// atan
module atan
(
    input                       clk         ,
    input                       rst_n       ,
    input                       trig        ,
    output                      vld         ,
    input       signed  [16:0]  para_in     ,
    output  reg signed  [11:0]  atany            
);
reg                     run_latch   ;
reg             [3:0]   cnt         ;
reg     signed  [18:0]  tmp1        ;
reg     signed  [18:0]  tmp2        ;
wire    signed  [19:0]  y0          ;
reg     signed  [19:0]  xr          ;
reg     signed  [19:0]  yr          ;
reg     signed  [19:0]  x2          ;
reg     signed  [19:0]  y2          ;
always @(posedge clk or negedge rst_n)
begin
    if (!rst_n)
        run_latch <= 1'b0;
    else
    begin
        if (trig)
            run_latch <= 1'b1;
        else if (cnt == 4'd9)
            run_latch <= 1'b0;
    end
end
always @(posedge clk or negedge rst_n)
begin
    if (!rst_n)
        cnt <= 4'd0;
    else
    begin
        if (run_latch)
            cnt <= cnt + 4'd1;
        else
            cnt <= 4'd0;
    end
end
assign vld = (cnt == 4'd10);
assign y0 = para_in<<2;
always @(*)
begin
    if (run_latch)
    begin
        case(cnt)
            4'd0:
            begin
                tmp1 = y2>>>1;
                tmp2 = x2>>>1;
            end
            4'd1:
            begin
                tmp1 = y2>>>2;
                tmp2 = x2>>>2;
            end
            4'd2:
            begin
                tmp1 = y2>>>3;
                tmp2 = x2>>>3;
            end
            4'd3:
            begin
                tmp1 = y2>>>4;
                tmp2 = x2>>>4;
            end
            4'd4:
            begin
                tmp1 = y2>>>5;
                tmp2 = x2>>>5;
            end
            4'd5:
            begin
                tmp1 = y2>>>6;
                tmp2 = x2>>>6;
            end
            4'd6:
            begin
                tmp1 = y2>>>7;
                tmp2 = x2>>>7;
            end
            4'd7:
            begin
                tmp1 = y2>>>8;
                tmp2 = x2>>>8;
            end
            4'd8:
            begin
                tmp1 = y2>>>9;
                tmp2 = x2>>>9;
            end
            4'd9:
            begin
                tmp1 = y2>>>10;
                tmp2 = x2>>>10;
            end
            default:     
  ...
make LEC_CHECK=0 ABC_AREA=1 CAP_MARGIN=20 CORE_MARGIN=2 CORE_UTILIZATION=66 CTS_CLUSTER_DIAMETER=382 PLACE_DENSITY=0.35 SETUP_SLACK_MARGIN=1.15 SLEW_MARGIN=20 finish   # period 5.16 ns
run.sh (not shown) runs the stock make flow with config.mk's settings and CLKGATE_MAP_FILE=.
Rerun with:
ABC_AREA = unset   (was 1)
CORE_UTILIZATION = 40   (was 66)
CTS_CLUSTER_DIAMETER = unset   (was 382)
PLACE_DENSITY = unset   (was 0.35)
SETUP_SLACK_MARGIN = unset   (was 1.15)
clock period = 6.0 ns   (was 5.16 ns; I/O delays follow)
Result:
- setup slack gets worse by 0.42 ns
- cell count decreases by 20%
Rerun with:
CORE_UTILIZATION = 57   (was 40)
clock period = 5.7 ns   (was 6.0 ns; I/O delays follow)
Result:
- routed wire length came out lower by a few percent
- worst hold slack stays flat
- synthesized area does not change
Rerun with:
CAP_MARGIN = 5   (was 20)
CELL_PAD_IN_SITES_GLOBAL_PLACEMENT = 2   (was unset)
CORE_UTILIZATION = 39   (was 57)
clock period = 6.0 ns   (was 5.7 ns; I/O delays follow)
What happened: Die area rises by 45%. Core utilization falls by 20 points. Worst setup slack improves by 0.099 ns. Clock skew rises by 0.0054 ns. Synthesized cell count does not change. Final area rises by 1.4%.

========
== fjord ==
atan again, from the RTL that the note above started with.
==> flow/config.mk <==
export PLATFORM = sky130hd
export DESIGN_NAME = atan
export DESIGN_NICKNAME = atan
export VERILOG_FILES = /design/flow/design.v
export SDC_FILE = /design/flow/constraint.sdc
export NUM_CORES = 4
export LEC_CHECK = 0
export ABC_AREA = 1
export CAP_MARGIN = 20
export CORE_MARGIN = 2
export CORE_UTILIZATION = 40
export CTS_CLUSTER_DIAMETER = 208
export CTS_CLUSTER_SIZE = 99
export GPL_ROUTABILITY_DRIVEN = 0
export PLACE_DENSITY_LB_ADDON = 0.3
export SLEW_MARGIN = 20
export TNS_END_PERCENT = 20
==> flow/constraint.sdc <==
create_clock -name core_clock -period 6.0 [get_ports {clk}]
set_input_delay 1.2000 -clock core_clock [delete_from_list [all_inputs] [get_ports {clk}]]
set_output_delay 1.2000 -clock core_clock [all_outputs]
set_load 0.01 [all_outputs]
Setup changes, fjord to pepper
# fjord
export LEC_CHECK = 0
export ABC_AREA = 1
export CAP_MARGIN = 20
export CORE_MARGIN = 2
export CORE_UTILIZATION = 40
export CTS_CLUSTER_DIAMETER = 208
export CTS_CLUSTER_SIZE = 99
export GPL_ROUTABILITY_DRIVEN = 0
export PLACE_DENSITY_LB_ADDON = 0.3
export SLEW_MARGIN = 20
export TNS_END_PERCENT = 20
create_clock -name core_clock -period 6.0 [get_ports {clk}]
# pepper
export LEC_CHECK = 0
export ABC_AREA = 0
export CAP_MARGIN = 20
export CORE_MARGIN = 2
export CORE_UTILIZATION = 40
export CTS_CLUSTER_DIAMETER = 116
export CTS_CLUSTER_SIZE = 99
export HOLD_SLACK_MARGIN = -0.09
export SLEW_MARGIN = 20
export TNS_END_PERCENT = 15
create_clock -name core_clock -period 6.0 [get_ports {clk}]
Results
Relative to fjord, number of filler cells placed in the layout decreased by 217 in pepper.
As far as top-level I/O count goes, pepper and fjord are indistinguishable; the numbers are identical.
pepper ends up with a required time of the critical path that is 0.04 ns higher than in fjord.
From fjord to pepper the numbers moved as follows: minimum clock period after layout rose 0.43 ns; worst setup margin fell 0.43 ns.
met1 usage in global routing is higher on pepper
The inputs of garnet differ from those of pepper as listed below.
# pepper
export LEC_CHECK = 0
export ABC_AREA = 0
export CAP_MARGIN = 20
export CORE_MARGIN = 2
export CORE_UTILIZATION = 40
export CTS_CLUSTER_DIAMETER = 116
export CTS_CLUSTER_SIZE = 99
export HOLD_SLACK_MARGIN = -0.09
export SLEW_MARGIN = 20
export TNS_END_PERCENT = 15
create_clock -name core_clock -period 6.0 [get_ports {clk}]
# garnet
export LEC_CHECK = 0
export ABC_AREA = 0
export CAP_MARGIN = 20
export CORE_MARGIN = 2
export CORE_UTILIZATION = 65
export CTS_CLUSTER_DIAMETER = 208
export CTS_CLUSTER_SIZE = 99
export GPL_ROUTABILITY_DRIVEN = 0
export HOLD_SLACK_MARGIN = -0.1
export PLACE_DENSITY_LB_ADDON = 0.3
export SLEW_MARGIN = 20
export TNS_END_PERCENT = 20
create_clock -name core_clock -period 6.0 [get_ports {clk}]
--- outcome ---
- Compared with pepper, garnet has extra setup slack.
- Against pepper, highest clock rate in garnet rose slightly.
- Between pepper and garnet, number of non-clock buffers in the layout decreased.
- Diff pepper -> garnet: die size decreased by 38% relative to the old numbers, wire length decreased by about 12% relative to the old numbers, clock sink count closely matched the old numbers, net count of the finished layout decreased by 9 relative to the old numbers.
- Looking at worst setup path endpoint, the x2[18] result is from pepper; the y2[18] one comes from garnet.
For indigo, these inputs were changed with respect to garnet:
# garnet
export LEC_CHECK = 0
export ABC_AREA = 0
export CAP_MARGIN = 20
export CORE_MARGIN = 2
export CORE_UTILIZATION = 65
export CTS_CLUSTER_DIAMETER = 208
export CTS_CLUSTER_SIZE = 99
export GPL_ROUTABILITY_DRIVEN = 0
export HOLD_SLACK_MARGIN = -0.1
export PLACE_DENSITY_LB_ADDON = 0.3
export SLEW_MARGIN = 20
export TNS_END_PERCENT = 20
create_clock -name core_clock -period 6.0 [get_ports {clk}]
# indigo
export LEC_CHECK = 0
export CAP_MARGIN = 20
export CORE_MARGIN = 2
export CORE_UTILIZATION = 66
export PLACE_DENSITY = 0.35
export SLEW_MARGIN = 20
create_clock -name core_clock -period 5.16 [get_ports {clk}]
garnet → indigo: worst setup slack dropped 0.36 ns; non-filler instance count after layout rose by 38; measured slew at the worst slew-check pin climbed 0.17 ns; worst hold slack fell by 0.038 ns. Between garnet and indigo, time the worst path needs with I/O delays and setup decreased. Of the two values seen for worst setup path startpoint, y2[10] was produced by indigo and cnt[1] by garnet.
